// convolution_stage2
module convolution_stage2 (
          in1,
          in2,
          in3,
          in4,
          in5,
          in6,
          in7,
          in8,
          clk,
          rst,
          start,
          conv_out
  );
==> flow/config.mk <==
export PLATFORM = sky130hd
export DESIGN_NAME = convolution_stage2
export DESIGN_NICKNAME = convolution_stage2
export VERILOG_FILES = /design/flow/design.v
export SDC_FILE = /design/flow/constraint.sdc
export NUM_CORES = 4
export LEC_CHECK = 0
export ABC_AREA = 1
export CAP_MARGIN = 20
export CORE_ASPECT_RATIO = 0.5
export CORE_MARGIN = 2
export CORE_UTILIZATION = 67
export CTS_CLUSTER_DIAMETER = 342
export CTS_CLUSTER_SIZE = 100
export SLEW_MARGIN = 20
export TNS_END_PERCENT = 5
==> flow/constraint.sdc <==
create_clock -name core_clock -period 14.0 [get_ports {clk}]
set_input_delay 2.8000 -clock core_clock [delete_from_list [all_inputs] [get_ports {clk}]]
set_output_delay 2.8000 -clock core_clock [all_outputs]
set_load 0.01 [all_outputs]
run.sh (not shown) runs the stock make flow with config.mk's settings and CLKGATE_MAP_FILE=.
Rerun with:
==> flow/config.mk (replaced) <==
export PLATFORM = sky130hd
export DESIGN_NAME = convolution_stage2
export DESIGN_NICKNAME = convolution_stage2
export VERILOG_FILES = /design/flow/design.v
export SDC_FILE = /design/flow/constraint.sdc
export NUM_CORES = 4
export LEC_CHECK = 0
export ABC_AREA = 1
export CAP_MARGIN = 35
export CORE_ASPECT_RATIO = 1.96
export CORE_MARGIN = 2
export CORE_UTILIZATION = 48
export GPL_TIMING_DRIVEN = 0
export MAX_ROUTING_LAYER = met5
export SETUP_SLACK_MARGIN = -1.28
export SLEW_MARGIN = 25
The changed run produced a layout that fails on setup timing.
Setup slack degrades by 1.5 ns.
Area after synthesis is unchanged.
Cell area went up by about 2.3%.
Utilization went down by 21 points.
Cell count went up by about 5%.
Via count went up by about 5.6%.

---

Setup of run a:
Starting RTL as in the previous note.
Settings: LEC_CHECK=0, ABC_AREA=1, CAP_MARGIN=5, CELL_PAD_IN_SITES_GLOBAL_PLACEMENT=1, CORE_ASPECT_RATIO=0.77, CORE_MARGIN=2, CORE_UTILIZATION=60, CTS_CLUSTER_DIAMETER=277, CTS_CLUSTER_SIZE=48, GPL_ROUTABILITY_DRIVEN=1, GPL_TIMING_DRIVEN=0, HOLD_SLACK_MARGIN=0.12, MAX_ROUTING_LAYER=met4, MIN_ROUTING_LAYER=met1, PLACE_DENSITY=0.49, SETUP_SLACK_MARGIN=-0.19, SLEW_MARGIN=40, TNS_END_PERCENT=35; clock period 11.5 ns.
No final results exist for run a, since it was stopped by error GPL-0301 during global placement (3_3_place_gp).
Inputs modified between run a and run b:
Settings: CTS_CLUSTER_SIZE: 48 -> unset; SLEW_MARGIN: 40 -> 20; CELL_PAD_IN_SITES_GLOBAL_PLACEMENT: 1 -> unset; ABC_AREA: 1 -> unset; MIN_ROUTING_LAYER: met1 -> unset; MAX_ROUTING_LAYER: met4 -> unset; CTS_CLUSTER_DIAMETER: 277 -> unset; CAP_MARGIN: 5 -> 20; SETUP_SLACK_MARGIN: -0.19 -> unset; HOLD_SLACK_MARGIN: 0.12 -> unset; CORE_ASPECT_RATIO: 0.77 -> unset; GPL_ROUTABILITY_DRIVEN: 1 -> unset; TNS_END_PERCENT: 35 -> unset; PLACE_DENSITY: 0.49 -> unset; CORE_UTILIZATION: 60 -> 40; GPL_TIMING_DRIVEN: 0 -> unset; the clock period (ns, I/O delays scaled along): 11.5 -> 13.5.
### Flow results
Run b: PASS, flow complete, no timing, DRC or antenna violations
Initial core utilization ended up 20 points lower on run b than on run a.
Run b -> run a: sequential element share of the synthesized area flat
Diff run a -> run b: post-synth net total shows a reduction of about 18%; post-synth design cell area decreased by 3700 µm² relative to the old numbers; chip area line of the yosys report lower; chip area higher; vertical die dimension increased by about 35% relative to the old numbers.
Between run b and run a, the difference in post-synthesis sequential element count is negligible.

---

== v29 ==
convolution_stage2 again, from the RTL that the note above started with.
// convolution_stage2
module convolution_stage2 (
          in1,
          in2,
          in3,
          in4,
          in5,
          in6,
          in7,
          in8,
          clk,
          rst,
          start,
          conv_out
  );
clock: 11.1 ns
lec_check: 0
cap_margin: 20
core_margin: 8
core_utilization: 55
place_density_lb_addon: 0.24
setup_slack_margin: 1.36
slew_margin: 15
v29: all stages done; final checks FAILED (setup timing).
The following lists how v28 was set up differently from v29:
diff --git a/flow/config.mk b/flow/config.mk
--- a/flow/config.mk
+++ b/flow/config.mk
@@ -8,6 +8,5 @@
 export CAP_MARGIN = 20
-export CORE_MARGIN = 8
-export CORE_UTILIZATION = 55
-export PLACE_DENSITY_LB_ADDON = 0.24
-export SETUP_SLACK_MARGIN = 1.36
-export SLEW_MARGIN = 15
+export CORE_MARGIN = 2
+export CORE_UTILIZATION = 72
+export CTS_CLUSTER_DIAMETER = 85
+export SLEW_MARGIN = 20
==> flow/constraint.sdc <==
create_clock -name core_clock -period 9.75 [get_ports {clk}]
set_input_delay 1.9500 -clock core_clock [delete_from_list [all_inputs] [get_ports {clk}]]
set_output_delay 1.9500 -clock core_clock [all_outputs]
set_load 0.01 [all_outputs]
Notes after the runs:
- Compared v29 against v28; simple logic cell fraction of the synthesized area within noise.
- On number of nets at floorplan, v29 tracks v28 almost exactly.
- Horizontal die dimension sits lower in v28 than in v29.
- In terms of flip-flop and latch count after synthesis, v28 and v29 differ only marginally.
- The die used by v28 is smaller than the one used by v29.
- Measured against each other, v28 and v29 differ in total setup buffers inserted after CTS, the lower figure coming from v28.
- v28 falls short of v29 in setup slack after placement.
- In the reports for v28 and v29, the smaller number of placement rows belongs to v28.
- Across v29 and v28, no clean finish was achieved.
- v28 is listed as incomplete: the tool reported an error in global routing and the run ended there.
- Summary of v28 over v29: placeable core region decreased 24%, post-placement cell count decreased 371.
The following lists how v12 was set up differently from v28:
diff --git a/flow/config.mk b/flow/config.mk
--- a/flow/config.mk
+++ b/flow/config.mk
@@ -9,4 +9,3 @@
 export CORE_MARGIN = 2
-export CORE_UTILIZATION = 72
-export CTS_CLUSTER_DIAMETER = 85
+export CORE_UTILIZATION = 24
 export SLEW_MARGIN = 20
==> flow/constraint.sdc <==
create_clock -name core_clock -period 13.5 [get_ports {clk}]
set_input_delay 2.7000 -clock core_clock [delete_from_list [all_inputs] [get_ports {clk}]]
set_output_delay 2.7000 -clock core_clock [all_outputs]
set_load 0.01 [all_outputs]
### Flow results
v12 | status: complete | timing, DRC, antenna: pass. v12: die width is 220 um higher than what v28 reported. Yosys cell count came out exactly the same in v12 and v28. v12 vs v28, minimum setup slack after placement went up by 2.30 ns. From v28 to v12 the numbers moved as follows: number of gates resized after cts decreased 25, die boundary height climbed about 70%, number of library cell types mapped by synthesis essentially unchanged, number of placement rows went up, floorplan core density decreased 48 points. Status: I/O pin count parity (v12, v28). Of the two candidates, v28 has the better area of the core and v12 the worse one. Going from v28 to v12, the half-perimeter wire length of the detailed placement result was found to have gone up by 2700 um.
Modified inputs, v9 compared to v12
diff --git a/flow/config.mk b/flow/config.mk
--- a/flow/config.mk
+++ b/flow/config.mk
@@ -9,3 +9,6 @@
 export CORE_MARGIN = 2
-export CORE_UTILIZATION = 24
+export CORE_UTILIZATION = 71
+export CTS_CLUSTER_SIZE = 47
+export MAX_ROUTING_LAYER = met4
+export SETUP_SLACK_MARGIN = 0.65
 export SLEW_MARGIN = 20
==> flow/constraint.sdc <==
create_clock -name core_clock -period 11.9 [get_ports {clk}]
set_input_delay 2.3800 -clock core_clock [delete_from_list [all_inputs] [get_ports {clk}]]
set_output_delay 2.3800 -clock core_clock [all_outputs]
set_load 0.01 [all_outputs]
[summary]
Comparing v12 with v9, the instance count of the mapped netlist came out essentially unchanged.
Higher buffers inserted during post-CTS setup optimization goes to v12 over v9.
Post-synthesis share of cell area spent on xor and xnor gates came out exactly the same in v9 and v12.
Going from v12 to v9, cell total after placement moved down, y dimension of the die moved down.
v9 terminated abnormally: global routing reported GRT-0232.
Here is what was changed in the inputs of v58 compared with v9.
diff --git a/flow/config.mk b/flow/config.mk
--- a/flow/config.mk
+++ b/flow/config.mk
@@ -9,6 +9,3 @@
 export CORE_MARGIN = 2
-export CORE_UTILIZATION = 71
-export CTS_CLUSTER_SIZE = 47
-export MAX_ROUTING_LAYER = met4
-export SETUP_SLACK_MARGIN = 0.65
+export CORE_UTILIZATION = 58
 export SLEW_MARGIN = 20
==> flow/constraint.sdc <==
create_clock -name core_clock -period 10.0 [get_ports {clk}]
set_input_delay 2.0000 -clock core_clock [delete_from_list [all_inputs] [get_ports {clk}]]
set_output_delay 2.0000 -clock core_clock [all_outputs]
set_load 0.01 [all_outputs]
==> comparison <==
- The number of rows in the core area in v58 sits 11 above the value recorded for v9.
- Core utilization before placement on v58 is down relative to v9.
- From v9 to v58 the numbers moved as follows: deepest clock path buffer count now sits at about the same level; die height increased by 11% relative to the old numbers; core footprint up about 22%.
- v58: all stages done; final checks FAILED (setup timing).
- Changes observed in v58 relative to v9: count of buffers added by post-CTS timing repair for setup went up 22; adder and majority gate portion of the synthesized area held; number of gates resized after CTS went up 170; net count after synthesis held.
- Die size, v9 and v58, lower one = v9.
- Delta(minimum setup slack after placement, v58 - v9) < 0
